==> branch violet <==
==> flow/design.v <==
module izhikevich_neuron #(parameter DT = 16'h0100)  
(
    input wire clk,
    input wire rst,
    input wire [15:0] I,           
    output reg spike               
);
    reg signed [15:0] v, u;
    wire signed [15:0] a = 16'h0051;    
    wire signed [15:0] b = 16'h0200;    
    wire signed [15:0] c = -16'sd16640;  
    wire signed [15:0] d = 16'h0800;    
    wire signed [15:0] v_sq;
    wire signed [15:0] term1, term2, term3, dv_raw, du_raw;
    wire signed [15:0] bv;
    localparam signed [15:0] V_THRESH = 16'd7680;  
    cordic_mult sq_v (.x(v), .y(v), .out(v_sq));
    cordic_mult mul_004 (.x(16'h0148), .y(v_sq), .out(term1));
    cordic_mult mul_5v (.x(16'h0500), .y(v), .out(term2));
    assign term3 = 16'd35840;  
    assign dv_raw = term1 + term2 + term3 - u + I;
    cordic_mult mul_bv (.x(b), .y(v), .out(bv));
    assign du_raw = (bv - u);
    wire signed [15:0] du;
    cordic_mult mul_a (.x(a), .y(du_raw), .out(du));
    wire signed [31:0] dv_dt = dv_raw * $signed(DT);
    wire signed [31:0] du_dt = du * $signed(DT);
    always @(posedge clk or posedge rst) begin
        if (rst) begin
            v <= c;
            u <= 0;
            spike <= 0;
        end else begin
            if (v >= V_THRESH) begin
                v <= c;
                u <= u + d;
                spike <= 1;
            end else begin
                v <= v + dv_dt[23:8];  
                u <= u + du_dt[23:8];
                spike <= 0;
            end
        end
    end
endmodule
module cordic_mult(
    input signed [15:0] x,
    input signed [15:0] y,
    output signed [15:0] out
);
    wire signed [31:0] temp;
    assign temp = x * y;
    assign out = temp[23:8];  
endmodule
==> flow/run.sh <==
#!/bin/bash
# the make line also repeats each setting of config.mk as NAME=value (left out here)
make -C /OpenROAD-flow-scripts/flow DESIGN_CONFIG=/design/flow/config.mk WORK_HOME=/design/flow/orfs CLKGATE_MAP_FILE= finish
==> flow/config.mk <==
export PLATFORM = sky130hd
export DESIGN_NAME = izhikevich_neuron
export DESIGN_NICKNAME = izhikevich_neuron
export VERILOG_FILES = /design/flow/design.v
export SDC_FILE = /design/flow/constraint.sdc
export NUM_CORES = 4
export LEC_CHECK = 0
export CAP_MARGIN = 20
export CORE_MARGIN = 2
export CORE_UTILIZATION = 66
export MAX_ROUTING_LAYER = met4
export SLEW_MARGIN = 20
==> flow/constraint.sdc <==
create_clock -name core_clock -period 8.19 [get_ports {clk}]
set_input_delay 1.6380 -clock core_clock [delete_from_list [all_inputs] [get_ports {clk}]]
set_output_delay 1.6380 -clock core_clock [all_outputs]
set_load 0.01 [all_outputs]
==> inputs of branch tundra, as changes to branch violet <==
- ABC_AREA: unset -> 0
- CORE_UTILIZATION: 66 -> 63
- CTS_CLUSTER_DIAMETER: unset -> 331
- CTS_CLUSTER_SIZE: unset -> 100
- MAX_ROUTING_LAYER: met4 -> unset
- PLACE_DENSITY_LB_ADDON: unset -> 0.3
- TNS_END_PERCENT: unset -> 10
==> flow/constraint.sdc (replaced) <==
create_clock -name core_clock -period 12.0 [get_ports {clk}]
set_input_delay 2.4000 -clock core_clock [delete_from_list [all_inputs] [get_ports {clk}]]
set_output_delay 2.4000 -clock core_clock [all_outputs]
set_load 0.01 [all_outputs]
==> notes <==
Branch violet finished but failed the layout checks on negative setup slack. Branch tundra went through all stages and came out clean. Of branch violet and branch tundra, branch violet has the higher final cell count (gap about 11%, measured against branch tundra). Between branch tundra and branch violet, the lower final area is in branch tundra (gap about 15%, measured against branch violet). In branch tundra the maximum frequency is smaller than in branch violet, by 0.54%. Between branch tundra and branch violet, the lower utilization is in branch tundra (gap 16 points). In synthesized area, branch tundra and branch violet do not differ. In branch violet the die area is lower than in branch tundra, by 4.4%. Against branch tundra, the routed wire length of branch violet is higher by about 30%. Between branch tundra and branch violet, the lower critical path depth is in branch tundra (gap 1). Of branch violet and branch tundra, branch violet has the higher via count (gap about 13%, measured against branch tundra).

========
==> inputs of 04-24 <==
Starts from the design.v that is shown in full above.
==> flow/config.mk <==
export PLATFORM = sky130hd
export DESIGN_NAME = izhikevich_neuron
export DESIGN_NICKNAME = izhikevich_neuron
export VERILOG_FILES = /design/flow/design.v
export SDC_FILE = /design/flow/constraint.sdc
export NUM_CORES = 4
export LEC_CHECK = 0
export CAP_MARGIN = 20
export CORE_MARGIN = 2
export CORE_UTILIZATION = 72
export MAX_ROUTING_LAYER = met4
export SLEW_MARGIN = 20
==> flow/constraint.sdc <==
create_clock -name core_clock -period 11.1 [get_ports {clk}]
set_input_delay 2.2200 -clock core_clock [delete_from_list [all_inputs] [get_ports {clk}]]
set_output_delay 2.2200 -clock core_clock [all_outputs]
set_load 0.01 [all_outputs]
run.sh (not shown) runs the stock make flow with config.mk's settings and CLKGATE_MAP_FILE=.
==> 03-26: changes against 04-24 <==
--- a/flow/config.mk
+++ b/flow/config.mk
@@ -6,7 +6,9 @@
 export NUM_CORES = 4
 export LEC_CHECK = 0
+export ABC_AREA = 1
 export CAP_MARGIN = 20
 export CORE_MARGIN = 2
-export CORE_UTILIZATION = 72
-export MAX_ROUTING_LAYER = met4
+export CORE_UTILIZATION = 71
+export PLACE_DENSITY_LB_ADDON = 0.11
+export SETUP_SLACK_MARGIN = 2.71
 export SLEW_MARGIN = 20
==> flow/constraint.sdc (replaced) <==
create_clock -name core_clock -period 10.0 [get_ports {clk}]
set_input_delay 2.0000 -clock core_clock [delete_from_list [all_inputs] [get_ports {clk}]]
set_output_delay 2.0000 -clock core_clock [all_outputs]
set_load 0.01 [all_outputs]
==> 05-05: changes against 04-24 <==
--- a/flow/config.mk
+++ b/flow/config.mk
@@ -8,5 +8,5 @@
 export CAP_MARGIN = 20
 export CORE_MARGIN = 2
-export CORE_UTILIZATION = 72
-export MAX_ROUTING_LAYER = met4
+export CORE_UTILIZATION = 40
+export PLACE_DENSITY = 0.6
 export SLEW_MARGIN = 20
==> flow/constraint.sdc (replaced) <==
create_clock -name core_clock -period 11.7 [get_ports {clk}]
set_input_delay 2.3400 -clock core_clock [delete_from_list [all_inputs] [get_ports {clk}]]
set_output_delay 2.3400 -clock core_clock [all_outputs]
set_load 0.01 [all_outputs]
==> reports/qor.txt <==
Status -> finished with violations
Violated checks -> setup timing
Multi-input logic portion of the cell area -> 73.1%
PnR worst setup slack -> -0.237 ns
Worst R2R End -> v[15]
Final setup vio count -> 2
Met3 global-route usage -> 4.72%
Top cells by count, synth -> inv_1 (467), fa_1 (252), ha_1 (249)
Tool warnings -> 33
XORs/XNORs by Area -> 7.09%
Non-Filler Instances -> 2085
Clkbuf count -> 5
FP Core Util -> 72.8%
Final Hold Vio Count -> 0
# the run above: 04-24

==> reports/qor.txt <==
FP Core Util -> 40.3%
Status -> complete, no violations
PnR worst setup slack -> 0.276 ns
Final Hold Vio Count -> 0
Multi-input logic portion of the cell area -> 74.2%
XORs/XNORs by Area -> 7.09%
Tool warnings -> 30
Non-Filler Instances -> 2206
Clkbuf count -> 8
# the run above: 05-05

==> reports/qor.txt <==
Top cells by count, synth -> inv_1 (608), nand2_1 (360), fa_1 (252)
Synth Instances -> 2026
First Err -> [ERROR GRT-0232] Routing congestion too high. Check the congestion heatmap in the GUI.
Post-CTS Resized -> 193
XORs/XNORs by Area -> 4.62%
Status -> did not finish
Final GP Congestion -> 0.953
Stopped at -> global routing
FP Core Util -> 72.1%
Num CTS Buffers -> 5
Total grt overflow -> 20
Met3 global-route usage -> 58.8%
# the run above: 03-26

